## colour_change
module colour_change #
(
    parameter DATA_WIDTH = 24  
)
(
    input  wire                   clk,
    input  wire                   n_rst,
    input  wire [DATA_WIDTH-1:0] i_vid_data,
    input  wire                  i_vid_hsync,
    input  wire                  i_vid_vsync,
    input  wire                  i_vid_VDE,
    output reg [DATA_WIDTH-1:0] o_vid_data,
    output reg                  o_vid_hsync,
    output reg                  o_vid_vsync,
    output reg                  o_vid_VDE,
    input wire [3:0] btn,
    input wire [3:0] sw,
    output wire [3:0] led 
);
Size: ~3100 cells after synthesis, ~180 flip-flops, roughly 68 I/O pins, about 0.026 mm^2 of cells after synthesis.
clock: 32.1 ns
lec_check: 0
abc_area: 0
cap_margin: 25
cell_pad_in_sites_global_placement: 0
core_margin: 2
core_utilization: 47
cts_cluster_diameter: 88
place_density_lb_addon: 0.04
setup_slack_margin: 5.0
slew_margin: 20
tns_end_percent: 70
run.sh (not shown) runs the stock make flow with config.mk's settings and CLKGATE_MAP_FILE=.
Next try:
Settings changed: ABC_AREA 0 to not set, CAP_MARGIN 25 to 20, CELL_PAD_IN_SITES_GLOBAL_PLACEMENT 0 to not set, CORE_UTILIZATION 47 to 65, CTS_CLUSTER_DIAMETER 88 to not set, PLACE_DENSITY_LB_ADDON 0.04 to not set, SETUP_SLACK_MARGIN 5.0 to not set, TNS_END_PERCENT 70 to not set.
Clock period 32.1 ns to 14.9 ns, I/O delays scaled along.
Sequential share of layout area goes down by 1.5 points.
Flip-flop count stays the same.
Next try:
Settings changed: CORE_UTILIZATION 65 to 40.
Clock period 14.9 ns to 18.1 ns, I/O delays scaled along.
Result:
- global-route usage goes down by 13 points
- final area went down by 7.5%
- die size climbs by 61%
- sequential cell count does not change
- setup slack gains 0.81 ns
- register-to-register slack gains 0.81 ns
Next try:
Settings changed: CORE_UTILIZATION 40 to 65.
Clock period 18.1 ns to 15.8 ns, I/O delays scaled along.
=> Design area is higher by a few percent; final cell count is lower by a few percent; die area is lower by well over a third; sequential share of layout area is lower by 0.60 points.

========
Starting RTL as in the previous note.
make LEC_CHECK=0 CAP_MARGIN=20 CORE_ASPECT_RATIO=0.71 CORE_MARGIN=2 CORE_UTILIZATION=70 CTS_CLUSTER_SIZE=37 SETUP_SLACK_MARGIN=0.42 SLEW_MARGIN=20 TNS_END_PERCENT=5 finish   # period 13.5 ns
The baseline never finished: it broke off in global routing with GRT-0116.
Then changed:
- CORE_ASPECT_RATIO: 0.71 -> not set
- CORE_UTILIZATION: 70 -> 19
- CTS_CLUSTER_SIZE: 37 -> not set
- SETUP_SLACK_MARGIN: 0.42 -> not set
- TNS_END_PERCENT: 5 -> not set
- clock period: 13.5 -> 22.0 ns (I/O delays scaled with it)
The changed run completed without violations.
Die area came out higher to 3.6 times its value.
Area after synthesis is unchanged.
Synthesized cell count stays the same.
Then changed:
- CORE_UTILIZATION: 19 -> 40
- clock period: 22.0 -> 20.0 ns (I/O delays scaled with it)
Outcome: The new run passed the timing, DRC and antenna checks; wire length went down by 6.3%; global-route usage goes up by 9.8 points; sequential share of layout area is higher by 0.77 points; final cell count went down by 19%; cell area shrinks by 4.2%; clock-buffer cell count is unchanged; flip-flop count is unchanged; via count is lower by about 1.6%; hold slack is about the same.
Then changed:
- ABC_AREA: not set -> 0
- CORE_UTILIZATION: 40 -> 25
- CTS_CLUSTER_DIAMETER: not set -> 281
- CTS_CLUSTER_SIZE: not set -> 99
- HOLD_SLACK_MARGIN: not set -> 0.28
- PLACE_DENSITY: not set -> 0.82
Non-clock buffer count fell by 3.
Utilization fell by 16 points.
Worst hold slack degrades by 0.0035 ns.
Final cell count rose by roughly a tenth.
Area after synthesis stays the same.
Then changed:
- CORE_UTILIZATION: 25 -> 64
- HOLD_SLACK_MARGIN: 0.28 -> not set
- PLACE_DENSITY: 0.82 -> 0.56
Register-to-register slack improved by 0.10 ns.
Maximum frequency hardly moves.
Count of clock-buffer cells in the layout is higher by 3.
Final area is lower by a few percent.
Utilization is higher by 40 points.
Cell count is lower by about a fifth.
Clock skew is lower by 0.0052 ns.
Setup slack got worse by 0.050 ns.
Hold slack is about the same.
Then changed:
- CORE_ASPECT_RATIO: not set -> 0.5
- CORE_UTILIZATION: 64 -> 25
- PLACE_DENSITY: 0.56 -> 0.82
Global-route usage came out lower by 19 points.
Setup slack got worse by 0.12 ns.
Hold slack improved by 0.0069 ns.
Die area came out higher to 2.5 times its value.
Cell area came out higher by 3.9%.
Flip-flop count does not change.
Wire length came out lower by 5.4%.
Sequential share of layout area came out lower by 0.71 points.

========
The RTL this note starts from:
==> flow/design.v <==
`timescale 1ns / 1ps
module skin_detection(
    input clk,
    input n_rst,
    input [23:0] i_vid_data,
    input i_vid_hsync,
    input i_vid_vsync,
    input i_vid_VDE,
    input [3:0] sw,
    output reg [23:0] o_vid_data,
    output reg o_vid_hsync,
    output reg o_vid_vsync,
    output reg o_vid_VDE
);
    localparam [7:0] skin_y = 8'd80;
    localparam [7:0] skin_cb_min = 8'd70;  
    localparam [7:0] skin_cb_max = 8'd135;  
    localparam [7:0] skin_cr_min = 8'd120;  
    localparam [7:0] skin_cr_max = 8'd180;   
    reg signed [8:0] y, ytemp;
    reg signed [8:0] cb;
    reg signed [8:0] cr;
    reg signed [8:0] rtemp,gtemp,btemp, rtemp2, gtemp2, btemp2;
    localparam [7:0] r  = 8'd255;
    localparam [7:0] g = 8'd0;
    localparam [7:0] b = 8'd255;
    wire [7:0] red, green, blue;
    assign {red, blue, green} = i_vid_data;
    wire hsync = i_vid_hsync;
    wire vsync = i_vid_vsync;
    wire VDE = i_vid_VDE;
    always @(posedge clk) begin
        if(sw == 4'd1) begin
        ytemp <= 16+ (256*red+green*645+blue*98)/1000;
        cb <= (577*(btemp-ytemp))/1000+128;
        cr <= (713*(rtemp-ytemp))/1000+128;
        y <= ytemp;
        rtemp <= red;
        gtemp <= green;
        btemp <= blue;
        rtemp2 <= rtemp;
        gtemp2 <= gtemp;
        btemp2 <= btemp;
        if(y > skin_y && skin_cb_min < cb && skin_cb_max > cb && skin_cr_min < cr && skin_cr_max > cr) begin
            o_vid_data[23:16] <= rtemp2;
            o_vid_data[15:8] <= btemp2;
            o_vid_data[7:0] <= gtemp2;
        end else begin
            o_vid_data[23:16] <= r;
            o_vid_data[15:8] <= b;
            o_vid_data[7:0] <= g;
        end
        o_vid_hsync <=  hsync;
        o_vid_vsync <=  vsync;
        o_vid_VDE <=  VDE;
    end
    end
endmodule
`timescale 1ns / 1ps
module inversion(
    input clk,
    input n_rst,
    input [23:0] i_vid_data,
    input i_vid_hsync,
    input i_vid_vsync,
    input i_vid_VDE,
    input [3:0] sw,
    output reg [23:0] o_vid_data,
    output reg o_vid_hsync,
    output reg o_vid_vsync,
    output reg o_vid_VDE
);
    wire [7:0] red, green, blue;
    assign {red, green, blue} = i_vid_data;
 always @(posedge clk) begin
        if(sw == 4'd2) begin
            o_vid_data[23:16] <= 255-red;
            o_vid_data[15:8] <= 255-green;
            o_vid_data[7:0] <= 255-blue;
        end
        o_vid_hsync <= i_vid_hsync;
        o_vid_vsync <=  i_vid_vsync;
        o_vid_VDE <=  i_vid_VDE;
        end
endmodule
`timescale 1ns / 1ps
module position(
input clk,
    input n_rst,
    input [23:0] i_vid_data,
    input i_vid_hsync,
    input i_vid_vsync,
    input i_vid_VDE,
    input [3:0] sw,
    output reg [23:0] o_vid_data,
    output reg o_vid_hsync,
    output reg o_vid_vsync,
    output reg o_vid_VDE
);
    wire [7:0] red, green, blue;
    reg [16:0] vcount, hcount;
    reg [16:0] vcount_q, hcount_q;
    assign {red, blue, green} = i_vid_data;
    always @* begin
        hcount = hcount_q;
        vcount = vcount_q;
        if(!n_rst) begin
            hcount = 0;
            vcount = 0;
        end else
            if(i_vid_VDE) begin
        if(hcount_q>=16'd1919) begin
            hcount = 0;
            if(vcount_q>=16'd1079)
                vcount =0;
         else vcount = vcount_q +1;
    end else hcount = hcount_q +1;
    end
    end
    always @(posedge clk) begin
        hcount_q <= hcount;
        vcount_q <= vcount;
    end
    wire [7:0] grey = (3*red)/100 + (59*green)/100 + (11*blue)/100;
     always @(posedge clk) begin
           if(sw == 4'd3) begin
             if (hcount > 200 && hcount < 800) begin
                o_vid_data[23:16] <= grey;
                 o_vid_data[15:8] <= grey; 
                 o_vid_data[7:0] <= grey;         
           end
           else
             o_vid_data <= i_vid_data;
           end
           o_vid_hsync <= i_vid_hsync;
           o_vid_vsync <=  i_vid_vsync;
           o_vid_VDE <=  i_vid_VDE;
           end
endmodule
`timescale 1ns / 1ps
module colour_change #
(
    parameter DATA_WIDTH = 24  
)
(
    input  wire                   clk,
    input  wire                   n_rst,
    input  wire [DATA_WIDTH-1:0] i_vid_data,
    input  wire                  i_vid_hsync,
    input  wire                  i_vid_vsync,
    input  wire                  i_vid_VDE,
    output reg [DATA_WIDTH-1:0] o_vid_data,
    output reg                  o_vid_hsync,
    output reg                  o_vid_vsync,
    output reg                  o_vid_VDE,
    input wire [3:0] btn,
    input wire [3:0] sw,
    output wire [3:0] led 
);
 assign led = 4'd0;
 wire [23:0] out1, out2,out3;
   wire hsync, vsync, vde, hsync2, vsync2, vde2, hsync3, vsync3, vde3;
   always@* begin
       case(sw)
           4'd1:begin o_vid_data=out1;
           o_vid_hsync = hsync;
           o_vid_vsync = vsync;
           o_vid_VDE = vde;
           end
           4'd2: begin 
            o_vid_data=out2;
            o_vid_hsync = hsync2;
            o_vid_vsync = vsync2;
            o_vid_VDE = vde2;
           end
           4'd3: begin 
           o_vid_data=out3;
           o_vid_hsync = hsync3;
           o_vid_vsync = vsync3;
           o_vid_VDE = vde3;
          end
          default: begin
           o_vid_data=i_vid_data;
           o_vid_hsync = i_vid_hsync;
           o_vid_vsync = i_vid_vsync;
           o_vid_VDE = i_vid_VDE;
           end
       endcase
   end
   skin_detection skin(.clk(clk), .n_rst(n_rst), .i_vid_data(i_vid_data), .i_vid_hsync(i_vid_hsync), .i_vid_vsync(i_vid_vsync), .i_vid_VDE(i_vid_VDE), .o_vid_data(out1), .o_vid_hsync(hsync), .o_vid_vsync(vsync), .o_vid_VDE(vde), .sw(sw));
   inversion inverse(.clk(clk), .n_rst(n_rst), .i_vid_data(i_vid_data), .i_vid_hsync(i_vid_hsync), .i_vid_vsync(i_vid_vsync), .i_vid_VDE(i_vid_VDE), .o_vid_data(out2), .o_vid_hsync(hsync2), .o_vid_vsync(vsync2), .o_vid_VDE(vde2), .sw(sw));
   position pos(.clk(clk), .n_rst(n_rst), .i_vid_data(i_vid_data), .i_vid_hsync(i_vid_hsync), .i_vid_vsync(i_vid_vsync), .i_vid_VDE(i_vid_VDE), .o_vid_data(out3), .o_vid_hsync(hsync3), .o_vid_vsync(vsync3), .o_vid_VDE(vde3), .sw(sw));
endmodule
==> flow/config.mk <==
export PLATFORM = sky130hd
export DESIGN_NAME = colour_change
export DESIGN_NICKNAME = colour_change
export VERILOG_FILES = /design/flow/design.v
export SDC_FILE = /design/flow/constraint.sdc
export NUM_CORES = 4
export LEC_CHECK = 0
export ABC_AREA = 0
export CAP_MARGIN = 25
export CELL_PAD_IN_SITES_GLOBAL_PLACEMENT = 0
export CORE_MARGIN = 2
export CORE_UTILIZATION = 71
export CTS_CLUSTER_DIAMETER = 205
export CTS_CLUSTER_SIZE = 35
export PLACE_DENSITY_LB_ADDON = 0.04
export SETUP_SLACK_MARGIN = 0.52
export SLEW_MARGIN = 20
export TNS_END_PERCENT = 70
==> flow/constraint.sdc <==
create_clock -name core_clock -period 10.2 [get_ports {clk}]
set_input_delay 2.0400 -clock core_clock [delete_from_list [all_inputs] [get_ports {clk}]]
set_output_delay 2.0400 -clock core_clock [all_outputs]
set_load 0.01 [all_outputs]
The first run aborted during clock tree synthesis (4_1_cts).
Change:
- CORE_UTILIZATION: 71 -> 68
- SETUP_SLACK_MARGIN: 0.52 -> -1.03
- TNS_END_PERCENT: 70 -> 5
Outcome: The changed run did not get past global routing (5_1_grt); die size goes up by 4.3%; synthesized area stays the same; synthesized cell count stays the same.
Change:
- ABC_AREA: 0 -> 1
- CORE_UTILIZATION: 68 -> 72
- CTS_CLUSTER_DIAMETER: 205 -> 214
- CTS_CLUSTER_SIZE: 35 -> 74
- SETUP_SLACK_MARGIN: -1.03 -> 1.6
- TNS_END_PERCENT: 5 -> 70
- clock period: 10.2 -> 16.9 ns (I/O delays scaled with it)
This time the run passed the timing, DRC and antenna checks; die size went down by 12%; synthesized area fell by 7.5%; synthesized cell count went up by 4.1%.

========
garnet:
Starts from the design.v that is shown in full above.
Settings: LEC_CHECK=0, CAP_MARGIN=5, CORE_ASPECT_RATIO=0.65, CORE_MARGIN=2, CORE_UTILIZATION=40, CTS_CLUSTER_SIZE=19, GPL_ROUTABILITY_DRIVEN=0, GPL_TIMING_DRIVEN=0, SETUP_SLACK_MARGIN=5.0, SLEW_MARGIN=25; clock period 20.0 ns.
garnet reached the end of the flow, and the finished layout is clean on the timing, DRC and antenna checks.
For onyx, these inputs were changed with respect to garnet:
Settings: GPL_ROUTABILITY_DRIVEN removed (was 0); CTS_CLUSTER_SIZE removed (was 19); SLEW_MARGIN changed from 25 to 20; CAP_MARGIN changed from 5 to 20; SETUP_SLACK_MARGIN removed (was 5.0).
Notes after the runs:
garnet and onyx ended up with roughly the same setup clock skew after layout.
Post-synthesis to final-layout area growth: onyx vs garnet down 16 points
Diff garnet..onyx | chip width | unchanged
--- input diff onyx..nickel ---
Settings: setting GPL_ROUTABILITY_DRIVEN to 1 for the first time; setting CELL_PAD_IN_SITES_DETAIL_PLACEMENT to 2 for the first time; setting CTS_CLUSTER_SIZE to 40 for the first time; setting HOLD_SLACK_MARGIN to -0.09 for the first time; setting TNS_END_PERCENT to 35 for the first time; changing SLEW_MARGIN from 20 to 25; changing GPL_TIMING_DRIVEN from 0 to 1; setting SETUP_SLACK_MARGIN to 5.0 for the first time; changing CAP_MARGIN from 20 to 5.
Notes after the runs:
For nickel, the flow was terminated by a tool error in 5_1_grt and produced no final design.
onyx finished all stages; the layout is clean.
Placed cell count: higher on onyx
Going from onyx to nickel, chip area ~0 delta, number of unique standard cell types used by synthesis roughly the same, worst setup slack before clock tree synthesis down 0.73 ns.
Looking at tally of buffers added on design ports, nickel sits 1 above onyx.
Here is what was changed in the inputs of xenon compared with nickel.
Settings: setting PLACE_DENSITY to 0.82 for the first time; setting ABC_AREA to 0 for the first time; changing CTS_CLUSTER_SIZE from 40 to 99; removing CELL_PAD_IN_SITES_DETAIL_PLACEMENT (formerly 2); removing SETUP_SLACK_MARGIN (formerly 5.0); changing TNS_END_PERCENT from 35 to 15; changing CORE_UTILIZATION from 40 to 58; removing GPL_TIMING_DRIVEN (formerly 1); changing SLEW_MARGIN from 25 to 20; removing CORE_ASPECT_RATIO (formerly 0.65); removing HOLD_SLACK_MARGIN (formerly -0.09); changing CAP_MARGIN from 5 to 20; setting CTS_CLUSTER_DIAMETER to 281 for the first time; removing GPL_ROUTABILITY_DRIVEN (formerly 1).
Notes after the runs:
xenon completed every stage of the flow, and the final layout passed the timing, DRC and antenna checks. Compared with nickel, xenon shows core area lower by 20000 um^2. xenon ends up with a chip area that is 31% lower than in nickel. Comparing xenon and nickel, the higher number of cells upsized or downsized after cts was measured on nickel. Per the comparison of xenon with nickel, floorplan die height went up; number of instances in the synthesized netlist did not really move; die span in x went down; placed instance count went down. Going from nickel to xenon, the post-CTS setup buffer count was found to have gone down by 269. Summary of xenon over nickel: synthesized area held steady; count of standard-cell rows grew by 2.7%.
[inputs] ember vs xenon
Settings: PLACE_DENSITY: 0.82 -> unset; CTS_CLUSTER_DIAMETER: 281 -> 384; TNS_END_PERCENT: 15 -> unset; CORE_UTILIZATION: 58 -> 37; ABC_AREA: 0 -> unset.
--- outcome ---
ember | status: complete | timing, DRC, antenna: pass. Changes observed in ember relative to xenon: layout net count now larger; data required time at the worst endpoint has remained practically unchanged; critical path depth went up 9.1%; setup slack picked up an extra 0.21 ns; layout overhead on the synthesized area increased 2.0 points. ember vs. xenon: via count decreased by 1088 relative to the old numbers; register-to-register slack decreased by 0.23 ns relative to the old numbers; routed wire length increased by about 3% relative to the old numbers; H-tree depth closely matched the old numbers. For xenon, the end point of the critical path was pos.o_vid_data[23]$_DFFE_PN_, unlike ember, where it was skin.cr[8]$_DFFE_PN_.
#### Input delta (fjord over ember)
Settings: putting GPL_TIMING_DRIVEN at 0 where nothing was set; putting SETUP_SLACK_MARGIN at 5.0 where nothing was set; putting PLACE_DENSITY at 0.9 where nothing was set; swapping 20 for 25 in SLEW_MARGIN; putting TNS_END_PERCENT at 50 where nothing was set; swapping 37 for 55 in CORE_UTILIZATION; swapping 20 for 5 in CAP_MARGIN; swapping 99 for 40 in CTS_CLUSTER_SIZE; putting CORE_ASPECT_RATIO at 0.65 where nothing was set; putting CELL_PAD_IN_SITES_DETAIL_PLACEMENT at 1 where nothing was set; putting GPL_ROUTABILITY_DRIVEN at 1 where nothing was set; putting HOLD_SLACK_MARGIN at -0.09 where nothing was set; clearing CTS_CLUSTER_DIAMETER, which used to be 384.
[summary]
- As far as register area share after synthesis goes, fjord and ember are indistinguishable; the numbers are identical.
- From fjord to ember, count of flip-flops with a built-in enable after synthesis did not move at all.
- Flow for fjord halted at 4_1_cts, error code DPL-0033.
- ember → fjord: placement-stage cell area now sits higher; number of placement rows lower; final estimated routing congestion in global placement up 12%; initial core utilization grew by 18 points; post-synthesis sequential element count about even.
- fjord gives less setup slack after placement than ember did.
